==> inputs of run a <==
Design top, start of the top module:
module top(input clk, por, reset, start_stop, mode, edit_shift, inc, output reg buzzer, output [0:6] seg,output [3:0] digit,output reg [4:0] mode_value);
clock: 4.21 ns
lec_check: 0
abc_area: 1
cap_margin: 20
core_margin: 2
core_utilization: 72
cts_cluster_diameter: 29
cts_cluster_size: 44
place_density_lb_addon: 0.2
setup_slack_margin: 1.09
slew_margin: 0
run.sh (not shown) runs the stock make flow with config.mk's settings and CLKGATE_MAP_FILE=.
==> run b (differences from run a) <==
==> flow/config.mk (replaced) <==
export PLATFORM = sky130hd
export DESIGN_NAME = top
export DESIGN_NICKNAME = top
export VERILOG_FILES = /design/flow/design.v
export SDC_FILE = /design/flow/constraint.sdc
export NUM_CORES = 4
export LEC_CHECK = 0
export CAP_MARGIN = 20
export CORE_MARGIN = 2
export CORE_UTILIZATION = 40
export CTS_CLUSTER_SIZE = 44
export SLEW_MARGIN = 35
==> flow/constraint.sdc (replaced) <==
create_clock -name core_clock -period 10.0 [get_ports {clk}]
set_input_delay 2.0000 -clock core_clock [delete_from_list [all_inputs] [get_ports {clk}]]
set_output_delay 2.0000 -clock core_clock [all_outputs]
set_load 0.01 [all_outputs]
==> run c (differences from run a) <==
--- a/flow/config.mk
+++ b/flow/config.mk
@@ -11,6 +11,5 @@
 export CORE_UTILIZATION = 72
 export CTS_CLUSTER_DIAMETER = 29
-export CTS_CLUSTER_SIZE = 44
 export PLACE_DENSITY_LB_ADDON = 0.2
 export SETUP_SLACK_MARGIN = 1.09
-export SLEW_MARGIN = 0
+export SLEW_MARGIN = 20
==> flow/constraint.sdc (replaced) <==
create_clock -name core_clock -period 4.86 [get_ports {clk}]
set_input_delay 0.9720 -clock core_clock [delete_from_list [all_inputs] [get_ports {clk}]]
set_output_delay 0.9720 -clock core_clock [all_outputs]
set_load 0.01 [all_outputs]
==> Changelog: implementation <==
### Physical design

* Status: complete, no violations
* Register area share after synthesis at 0.284
* DP HPWL at 40.9 mm
* Adder Share, Synth at 0.0482
* Max-area cell share at 0.237
* XOR/XNOR Area Share at 0.0717
* Syn_area_per_cell at around 7.3 µm²
* DP Area at about 0.018 mm²
the above is filed under run b

==> Changelog: implementation <==
### Physical design

* XOR/XNOR Area Share at 0.0447
* Status: complete, no violations
* Logic Gate Count at 2273
* DP HPWL at about 44 mm
* Syn_area_per_cell at just over 6 µm²
* NonClk Buf Share at 0.0327
* Adder Share, Synth at 0.0445
* Max-area cell share at 0.221
the above is filed under run c

==> Changelog: implementation <==
### Changed

* Syn_area_per_cell at 6.15 µm²
* Register area share after synthesis at 0.266
* Stage reached: global routing (5_1_grt)
* Adder Share, Synth at 0.0445
* XOR/XNOR Area Share at 0.0447
* DP HPWL at 43.6 mm
* Die x size at ~160 µm
* TritonCTS Buffers at 56
* Status: did not finish
* Max-area cell share at 0.221
* Cell type with the largest total area: dfxtp_1
* DP Area at 0.0191 mm²
the above is filed under run a


* * *

==> inputs of build 94 <==
top again, from the RTL that the note above started with.
export LEC_CHECK = 0
export CAP_MARGIN = 20
export CORE_MARGIN = 2
export CORE_UTILIZATION = 70
export CTS_CLUSTER_DIAMETER = 27
export SETUP_SLACK_MARGIN = 1.36
export SLEW_MARGIN = 20
create_clock -name core_clock -period 4.58 [get_ports {clk}]
==> build 3 (differences from build 94) <==
- CORE_UTILIZATION: 70 -> 63
- CTS_CLUSTER_DIAMETER: 27 -> unset
- CTS_CLUSTER_SIZE: unset -> 76
- HOLD_SLACK_MARGIN: unset -> 0.3
- SETUP_SLACK_MARGIN: 1.36 -> -0.42
==> flow/constraint.sdc (replaced) <==
create_clock -name core_clock -period 7.0 [get_ports {clk}]
set_input_delay 1.4000 -clock core_clock [delete_from_list [all_inputs] [get_ports {clk}]]
set_output_delay 1.4000 -clock core_clock [all_outputs]
set_load 0.01 [all_outputs]
==> build 93 (differences from build 94) <==
- ABC_AREA: unset -> 1
- CORE_ASPECT_RATIO: unset -> 0.64
- CORE_MARGIN: 2 -> 6
- CORE_UTILIZATION: 70 -> 40
- CTS_CLUSTER_DIAMETER: 27 -> 320
- GPL_TIMING_DRIVEN: unset -> 0
- MIN_ROUTING_LAYER: unset -> met2
- SETUP_SLACK_MARGIN: 1.36 -> unset
- SLEW_MARGIN: 20 -> 10
==> flow/constraint.sdc (replaced) <==
create_clock -name core_clock -period 10.0 [get_ports {clk}]
set_input_delay 2.0000 -clock core_clock [delete_from_list [all_inputs] [get_ports {clk}]]
set_output_delay 2.0000 -clock core_clock [all_outputs]
set_load 0.01 [all_outputs]
==> summary of the runs <==
Die area: build 3 is higher than build 94 (11%). Between build 3 and build 94, the lower sequential power is in build 3 (gap about 35%, measured against build 94). Build 3 finished clean. Build 94 passed the timing, design-rule and antenna checks. Build 93 died in global routing (5_1_grt). Against build 94, the worst hold slack of build 3 is lower by 0.0075 ns. Of build 3 and build 94, build 94 has the higher combinational power (gap 44%, measured against build 94).

* * *

==> 11-13 <==
Starting RTL as in the previous note.
Settings: LEC_CHECK=0, ABC_AREA=1, CAP_MARGIN=10, CORE_MARGIN=2, CORE_UTILIZATION=72, CTS_CLUSTER_DIAMETER=27, HOLD_SLACK_MARGIN=-0.09, PLACE_DENSITY_LB_ADDON=0.25, SETUP_SLACK_MARGIN=1.23, SLEW_MARGIN=20; clock period 4.21 ns.
==> 03-21: changes against 11-13 <==
==> flow/config.mk (replaced) <==
export PLATFORM = sky130hd
export DESIGN_NAME = top
export DESIGN_NICKNAME = top
export VERILOG_FILES = /design/flow/design.v
export SDC_FILE = /design/flow/constraint.sdc
export NUM_CORES = 4
export LEC_CHECK = 0
export CAP_MARGIN = 20
export CORE_MARGIN = 2
export CORE_UTILIZATION = 65
export SLEW_MARGIN = 20
==> flow/constraint.sdc (replaced) <==
create_clock -name core_clock -period 4.25 [get_ports {clk}]
set_input_delay 0.8500 -clock core_clock [delete_from_list [all_inputs] [get_ports {clk}]]
set_output_delay 0.8500 -clock core_clock [all_outputs]
set_load 0.01 [all_outputs]
==> 07-07: changes against 11-13 <==
==> flow/config.mk (replaced) <==
export PLATFORM = sky130hd
export DESIGN_NAME = top
export DESIGN_NICKNAME = top
export VERILOG_FILES = /design/flow/design.v
export SDC_FILE = /design/flow/constraint.sdc
export NUM_CORES = 4
export LEC_CHECK = 0
export ABC_AREA = 1
export CAP_MARGIN = 20
export CORE_ASPECT_RATIO = 0.64
export CORE_MARGIN = 6
export CORE_UTILIZATION = 40
export CTS_CLUSTER_DIAMETER = 320
export GPL_TIMING_DRIVEN = 0
export MAX_ROUTING_LAYER = met4
export MIN_ROUTING_LAYER = met2
export SLEW_MARGIN = 40
==> flow/constraint.sdc (replaced) <==
create_clock -name core_clock -period 7.73 [get_ports {clk}]
set_input_delay 1.5460 -clock core_clock [delete_from_list [all_inputs] [get_ports {clk}]]
set_output_delay 1.5460 -clock core_clock [all_outputs]
set_load 0.01 [all_outputs]
==> 11-10: changes against 11-13 <==
==> flow/config.mk (replaced) <==
export PLATFORM = sky130hd
export DESIGN_NAME = top
export DESIGN_NICKNAME = top
export VERILOG_FILES = /design/flow/design.v
export SDC_FILE = /design/flow/constraint.sdc
export NUM_CORES = 4
export LEC_CHECK = 0
export CAP_MARGIN = 15
export CORE_MARGIN = 2
export CORE_UTILIZATION = 22
export CTS_CLUSTER_SIZE = 81
export GPL_ROUTABILITY_DRIVEN = 1
export GPL_TIMING_DRIVEN = 0
export PLACE_DENSITY_LB_ADDON = 0.05
export SETUP_SLACK_MARGIN = 1.53
export SLEW_MARGIN = 20
export TNS_END_PERCENT = 100
==> flow/constraint.sdc (replaced) <==
create_clock -name core_clock -period 5.82 [get_ports {clk}]
set_input_delay 1.1640 -clock core_clock [delete_from_list [all_inputs] [get_ports {clk}]]
set_output_delay 1.1640 -clock core_clock [all_outputs]
set_load 0.01 [all_outputs]
==> notes <==
- 11-13 died in global routing (5_1_grt) with GRT-0232. 03-21 finished with timing, DRC and antenna clean. 11-10 ran to the end with no violations. 07-07 never finished: it broke off in global routing (5_1_grt) with GRT-0116.
- Against 03-21, the hold slack of 11-10 is worse by 0.0081 ns.
- Between 03-21 and 11-10, the lower count of clock-buffer cells in the layout is in 03-21 (gap 16).
- In sequential cell count, 03-21 and 11-10 do not differ.
- Against 03-21, the area after synthesis of 07-07 is larger by about 7%.
- Against 03-21, the design area of 11-10 is larger by about 9%.
- Between 11-10 and 03-21, the lower critical path depth is in 11-10 (gap 1).
- In 03-21 the total power is higher than in 11-10, by 26%.
==> figures <==
item	11-10	03-21	07-07	11-13
Status	finished clean	finished clean	stopped before the end	stopped before the end
Last stage reached	-	-	global routing (5_1_grt)	global routing (5_1_grt)
Switch Pwr	1.295 mW	1.456 mW	-	-
Seq group	1.68 mW	2.31 mW	-	-
Vias after detailed routing	18.39k	18.45k	-	-
Die span in x	284.8 µm	167.3 µm	281.3 µm	164.6 µm
Post-synth net total	2433	2433	3093	3093
Worst-path cell with the longest stage delay	sky130_fd_sc_hd__dfxtp_2	sky130_fd_sc_hd__clkdlybuf4s50_1	-	-
Total non-filler cell area in the finished layout	20730 µm²	19070 µm²	-	-
Max layer used	met5	met4	-	-
Post-synthesis cell area	17340 µm²	17340 µm²	18570 µm²	18570 µm²
Count of input and output buffers	21	23	20	23
Xor+xnor area frac	7.172%	7.172%	4.475%	4.475%
Type of the setup path with the least slack	flop to primary output	flop to primary output	-	-
Fill cell count	8511	2112	-	-
Worst Reg2Reg Path Length in Cells	10	14	-	-

* * *

==> run X <==
top again, from the RTL that the note above started with.
## top
module top(input clk, por, reset, start_stop, mode, edit_shift, inc, output reg buzzer, output [0:6] seg,output [3:0] digit,output reg [4:0] mode_value);
reg [1:0] edit_place;
reg [5:0] seconds,minutes;
reg [4:0] hours;
reg [5:0] seconds_temp,minutes_temp;
reg [4:0] hours_temp;
reg [5:0] al_minutes;
reg [4:0] al_hours;
reg [4:0] day_temp;
reg [3:0] month_temp;
wire [3:0] ones,tens,hundreds,thousands;
parameter clock = 0;
parameter edit =1;
parameter timer =2; 
parameter stop_watch=3;
parameter alarm=4;
parameter tm_stop=0;
parameter tm_start=1;
parameter sw_stop=0;
parameter sw_start=1;
parameter alarm_off=0;
parameter alarm_on=1;
reg tm_state, tm_nstate;
reg sw_state, sw_nstate;
reg alarm_state, alarm_nstate;
reg [2:0] state, nstate;   
reg trigger;
reg sclk;
integer count;
reg[31:0] scount;
reg[31:0] a_count;
digits digits_1(clk,reset,state,seconds,minutes,hours,ones,tens,hundreds,thousands);
seven_seg seven_seg_1(clk,por,reset,state,start_stop,inc,tm_state,sw_state,alarm_state,scount,edit_place,ones,tens,hundreds,thousands,seg,digit);
 always @(posedge clk) begin
     if(por) begin
         count<=0;
         sclk<=0;
     end
     else if(count==49) begin 
         count<=0;
         sclk<=~sclk;
     end 
     else count<=count+1;
 end
 always @(posedge clk) begin
  if(por) begin
	seconds_temp<=0;
	minutes_temp<=0;
	hours_temp<=0;
	buzzer<=0;
	a_count<=0;
  end
  else begin
	if(state==edit) begin
		if(edit_place==0 || edit_place==1) begin
			if (reset==1 && scount==16) begin
				hours_temp<=hours;
				minutes_temp<=minutes;
				seconds_temp<=seconds;
			end
			else if (inc==1 && scount==16) begin
				hours_temp<=hours;
				minutes_temp<=minutes;
			end
		end
	end
	if(sclk==1'b1 && count==0) begin  
		seconds_temp<=seconds_temp + 1; 
		if(seconds_temp==59) begin 
			seconds_temp<=0;  
			minutes_temp<=minutes_temp + 1;
			if(minutes_temp==59) begin 
				minutes_temp<=0; 
				hours_temp<=hours_temp + 1; 
			   if(hours_temp==23) begin  
					hours_temp<=0; 
				end 
			end
		end     
	end
  ...
Settings: LEC_CHECK=0, ABC_AREA=0, CAP_MARGIN=20, CELL_PAD_IN_SITES_GLOBAL_PLACEMENT=1, CORE_ASPECT_RATIO=0.64, CORE_MARGIN=6, CORE_UTILIZATION=23, CTS_CLUSTER_DIAMETER=260, GPL_TIMING_DRIVEN=0, HOLD_SLACK_MARGIN=0.06, MAX_ROUTING_LAYER=met4, MIN_ROUTING_LAYER=met2, SETUP_SLACK_MARGIN=0.02, SLEW_MARGIN=40; clock period 7.73 ns.
==> inputs of run R, as changes to run X <==
==> flow/config.mk (replaced) <==
export PLATFORM = sky130hd
export DESIGN_NAME = top
export DESIGN_NICKNAME = top
export VERILOG_FILES = /design/flow/design.v
export SDC_FILE = /design/flow/constraint.sdc
export NUM_CORES = 4
export LEC_CHECK = 0
export ABC_AREA = 1
export CAP_MARGIN = 10
export CORE_MARGIN = 2
export CORE_UTILIZATION = 72
export CTS_CLUSTER_DIAMETER = 259
export SETUP_SLACK_MARGIN = 0.61
export SLEW_MARGIN = 20
==> flow/constraint.sdc (replaced) <==
create_clock -name core_clock -period 5.06 [get_ports {clk}]
set_input_delay 1.0120 -clock core_clock [delete_from_list [all_inputs] [get_ports {clk}]]
set_output_delay 1.0120 -clock core_clock [all_outputs]
set_load 0.01 [all_outputs]
==> inputs of run Y, as changes to run X <==
==> flow/config.mk (replaced) <==
export PLATFORM = sky130hd
export DESIGN_NAME = top
export DESIGN_NICKNAME = top
export VERILOG_FILES = /design/flow/design.v
export SDC_FILE = /design/flow/constraint.sdc
export NUM_CORES = 4
export LEC_CHECK = 0
export CAP_MARGIN = 30
export CELL_PAD_IN_SITES_DETAIL_PLACEMENT = 1
export CELL_PAD_IN_SITES_GLOBAL_PLACEMENT = 1
export CORE_MARGIN = 2
export CORE_UTILIZATION = 33
export CTS_CLUSTER_DIAMETER = 86
export HOLD_SLACK_MARGIN = 0.08
export PLACE_DENSITY_LB_ADDON = 0.12
export SETUP_SLACK_MARGIN = 0.82
export SLEW_MARGIN = 20
==> flow/constraint.sdc (replaced) <==
create_clock -name core_clock -period 5.74 [get_ports {clk}]
set_input_delay 1.1480 -clock core_clock [delete_from_list [all_inputs] [get_ports {clk}]]
set_output_delay 1.1480 -clock core_clock [all_outputs]
set_load 0.01 [all_outputs]
==> inputs of run A, as changes to run X <==
==> flow/config.mk (replaced) <==
export PLATFORM = sky130hd
export DESIGN_NAME = top
export DESIGN_NICKNAME = top
export VERILOG_FILES = /design/flow/design.v
export SDC_FILE = /design/flow/constraint.sdc
export NUM_CORES = 4
export LEC_CHECK = 0
export CAP_MARGIN = 20
export CORE_MARGIN = 2
export CORE_UTILIZATION = 17
export SLEW_MARGIN = 20
==> flow/constraint.sdc (replaced) <==
create_clock -name core_clock -period 7.58 [get_ports {clk}]
set_input_delay 1.5160 -clock core_clock [delete_from_list [all_inputs] [get_ports {clk}]]
set_output_delay 1.5160 -clock core_clock [all_outputs]
set_load 0.01 [all_outputs]
==> comparison <==
The lowest worst hold slack belongs to run A, the highest to run X.
Against run R, the count of clock-buffer cells in the layout of run Y is higher by 2.
Sequential cell count is the same in run Y and run X.
Design area: run Y is smaller than run A (1.5%).
Between run A and run X, the lower worst setup slack is in run X (gap 1000 ps).
Area after synthesis is the same in run A and run X.
Power: run R > run Y > run X > run A.
First-iteration DRC count: run Y is lower than run A (about 20%).
Against run A, the global-route usage of run R is higher by 34 points.
No activity file was given, so power comes from the tool's default toggle rates.
